Setup of red:
==> flow/design.v <==
module CORDIC #(parameter integer W = 32)
(
    input wire clk,
    input wire start,
    input wire signed [31:0] x,
    input wire signed [31:0] y,
    output wire signed [W-1:0]phi,
    output wire done
);
wire sigma;
wire signed [31:0] x_shift;
wire signed [31:0] y_shift;
reg [5:0] counter;
reg signed [31:0] x_reg;
reg signed [31:0] y_reg;
reg signed [31:0] z;
wire signed [31:0] atan_table [0:27];
assign atan_table[00] = 32'h3243f6a9; 
assign atan_table[01] = 32'h1dac6705;
assign atan_table[02] = 32'h0fadbafd;
assign atan_table[03] = 32'h07f56ea7;
assign atan_table[04] = 32'h03feab77;
assign atan_table[05] = 32'h01ffd55c;
assign atan_table[06] = 32'h00fffaab;
assign atan_table[07] = 32'h007fff55;
assign atan_table[08] = 32'h003fffeb;
assign atan_table[09] = 32'h001ffffd;
assign atan_table[10] = 32'h00100000;
assign atan_table[11] = 32'h00080000;
assign atan_table[12] = 32'h00040000;
assign atan_table[13] = 32'h00020000;
assign atan_table[14] = 32'h00010000;
assign atan_table[15] = 32'h00008000;
assign atan_table[16] = 32'h00004000;
assign atan_table[17] = 32'h00002000;
assign atan_table[18] = 32'h00001000;
assign atan_table[19] = 32'h00000800;
assign atan_table[20] = 32'h00000400;
assign atan_table[21] = 32'h00000200;
assign atan_table[22] = 32'h00000100;
assign atan_table[23] = 32'h00000080;
assign atan_table[24] = 32'h00000040;
assign atan_table[25] = 32'h00000020;
assign atan_table[26] = 32'h00000010;
assign atan_table[27] = 32'h00000008;
assign sigma = y_reg[31];
assign x_shift = y_reg >>> counter; 
assign y_shift = x_reg >>> counter; 
assign phi = z[31:31-W+1];
assign done = (counter == 28);
always @(posedge clk) begin
    if(start)begin
        x_reg <= x;
        y_reg <= y;
        z <= 0;
        counter <= 0;
    end
    else begin
        if(counter == 28) begin
            x_reg <= x_reg;
            y_reg <= y_reg;
            z <= z;
            counter <= counter;
        end
        else begin
            x_reg <= sigma ? (x_reg - x_shift) : (x_reg + x_shift);
            y_reg <= sigma ? (y_reg + y_shift) : (y_reg - y_shift);
            z <= sigma ? (z - atan_table[counter]) : (z + atan_table[counter]);
            counter <= counter + 1;
        end
    end
end
endmodule
export LEC_CHECK = 0
export CAP_MARGIN = 20
export CORE_MARGIN = 2
export CORE_UTILIZATION = 70
export CTS_CLUSTER_DIAMETER = 48
export CTS_CLUSTER_SIZE = 37
export PLACE_DENSITY = 0.64
export SETUP_SLACK_MARGIN = 0.95
export SLEW_MARGIN = 20
export TNS_END_PERCENT = 5
create_clock -name core_clock -period 6.69 [get_ports {clk}]
run.sh (not shown) runs the stock make flow with config.mk's settings and CLKGATE_MAP_FILE=.
red completed; timing, DRC and antenna clean
Input-level comparison between blue and red:
# red
export LEC_CHECK = 0
export CAP_MARGIN = 20
export CORE_MARGIN = 2
export CORE_UTILIZATION = 70
export CTS_CLUSTER_DIAMETER = 48
export CTS_CLUSTER_SIZE = 37
export PLACE_DENSITY = 0.64
export SETUP_SLACK_MARGIN = 0.95
export SLEW_MARGIN = 20
export TNS_END_PERCENT = 5
create_clock -name core_clock -period 6.69 [get_ports {clk}]
# blue
export LEC_CHECK = 0
export CAP_MARGIN = 20
export CORE_MARGIN = 2
export CORE_UTILIZATION = 48
export SLEW_MARGIN = 20
create_clock -name core_clock -period 6.9 [get_ports {clk}]
## What came out
- Result: PASS for each of blue and red
- mux4_1 as the highest-delay cell along the critical path was reported by blue, and mux2i_1 by red.
- The core of blue is less densely filled than that of red.
- Diff red -> blue: register clock-pin slew on the reported worst setup and hold paths did not really move, detailed router's first-iteration violation count fell 48%.

wip/tundra:
RTL: the design.v shown in full above, as it stands there.
Settings: LEC_CHECK=0, ABC_AREA=1, CAP_MARGIN=20, CORE_MARGIN=2, CORE_UTILIZATION=68, GPL_ROUTABILITY_DRIVEN=1, HOLD_SLACK_MARGIN=-0.06, PLACE_DENSITY=0.62, SLEW_MARGIN=15; clock period 4.78 ns.
The flow completed for wip/tundra, but it is not clean: the layout still shows setup timing.
For wip/maple, these inputs were changed with respect to wip/tundra:
Settings: TNS_END_PERCENT newly set to 5; ABC_AREA removed (was 1); GPL_ROUTABILITY_DRIVEN removed (was 1); HOLD_SLACK_MARGIN removed (was -0.06); SETUP_SLACK_MARGIN newly set to 1.34; CORE_UTILIZATION changed from 68 to 66; SLEW_MARGIN changed from 15 to 20; PLACE_DENSITY removed (was 0.62); the clock period (ns, I/O delays scaled along) changed from 4.78 to 6.69.
==> comparison <==
[compare] base=wip/tundra new=wip/maple: final layout net count went down.
Uppermost metal layer occupied by signal nets: met4 -> wip/tundra, met5 -> wip/maple
In summary, wip/maple completed successfully, with a layout that passed the timing, design-rule and antenna checks.
Compared to wip/tundra, wip/maple has sum of routed wire length over all layers 19% higher.
Compared with wip/tundra, in wip/maple area after synthesis now larger; maximum frequency now smaller; via count now smaller; routed length on met1 now larger.
Input changes introduced in wip/garnet (baseline for comparison: wip/maple):
Settings: SETUP_SLACK_MARGIN: 1.34 -> unset; TNS_END_PERCENT: 5 -> unset; CORE_UTILIZATION: 66 -> 15; the clock period (ns, I/O delays scaled along): 6.69 -> 8.69.
==> results <==
wip/garnet finished every step from synthesis to the final layout, and the layout passed the timing, design-rule and antenna checks. Looking at uppermost layer routed, the met4 result is from wip/garnet; the met5 one comes from wip/maple. Relative to wip/maple, first-iteration DRC count has decreased by 1773 in wip/garnet. Number of buffers outside the clock class in the layout (wip/garnet over wip/maple): decrease, 224. wip/maple has higher wire length than wip/garnet.
What wip/sierra does differently from wip/garnet at the input level:
Settings: changing SLEW_MARGIN from 20 to 30; setting PLACE_DENSITY to 0.36 for the first time; changing CORE_UTILIZATION from 15 to 40; changing the clock period (ns, I/O delays scaled along) from 8.69 to 11.3.
Findings:
- First element of the critical path = counter[2]$_SDFFE_PP0N_: wip/sierra; first element of the critical path = counter[1]$_SDFFE_PP0N_: wip/garnet
- Between wip/garnet and wip/sierra, slew at the pin with the worst max-slew slack increased.
- Count of vias placed by the detailed router | wip/sierra below wip/garnet
- Of wip/sierra and wip/garnet, the higher sequential cell area share belongs to wip/sierra.
Changes in wip/zinc relative to wip/sierra:
Settings: setting CTS_CLUSTER_DIAMETER to 206 for the first time; setting PLACE_DENSITY_LB_ADDON to 0.27 for the first time; changing CAP_MARGIN from 20 to 5; changing CORE_MARGIN from 2 to 10; setting GPL_ROUTABILITY_DRIVEN to 1 for the first time; setting MIN_ROUTING_LAYER to met1 for the first time; changing CORE_UTILIZATION from 40 to 19; setting CTS_CLUSTER_SIZE to 49 for the first time; removing PLACE_DENSITY (formerly 0.36); changing SLEW_MARGIN from 30 to 5; setting ABC_AREA to 0 for the first time.
Findings:
- wip/zinc: full flow OK, the timing, design-rule and antenna checks passed
- In summary, wip/sierra completed successfully, with a layout that passed the timing, design-rule and antenna checks.
- Comparing wip/sierra and wip/zinc, area of placed instances is higher on wip/zinc.
- Delta (wip/zinc minus wip/sierra): global-route track usage on met1 lower, setup slack lower, fill cell instance count of the final layout higher, cell count higher.
- In wip/zinc, the detail-routed via count per cell came out about 20% below the value in wip/sierra.
- Comparing wip/zinc against wip/sierra, there is no change at all in synthesized area.
- The global-route wire length before repair in wip/zinc sits 6.1% above the value recorded for wip/sierra.
- Post-route fraction of the period consumed by the critical path ends up lower on wip/sierra.
- wip/zinc: die size about 130% above wip/sierra
Inputs modified between wip/zinc and wip/amber:
Settings: removing CTS_CLUSTER_DIAMETER (formerly 206); removing MIN_ROUTING_LAYER (formerly met1); changing CORE_UTILIZATION from 19 to 40; changing CORE_MARGIN from 10 to 2; removing ABC_AREA (formerly 0); removing PLACE_DENSITY_LB_ADDON (formerly 0.27); changing CAP_MARGIN from 5 to 20; removing GPL_ROUTABILITY_DRIVEN (formerly 1); removing CTS_CLUSTER_SIZE (formerly 49); changing SLEW_MARGIN from 5 to 20; changing the clock period (ns, I/O delays scaled along) from 11.3 to 7.15.
### Flow results
Between wip/zinc and wip/amber, the depth of the critical timing path with buffers and inverters included is higher for wip/amber. Comparing wip/amber against wip/zinc, there is no change at all in count of boundary I/O pins. Of wip/amber and wip/zinc, it is wip/amber that has the lower actual transition at the worst max-transition pin. wip/zinc has completed all stages; timing, DRC and antenna checks passed. wip/amber ran to completion and came out clean on the timing, design-rule and antenna checks.
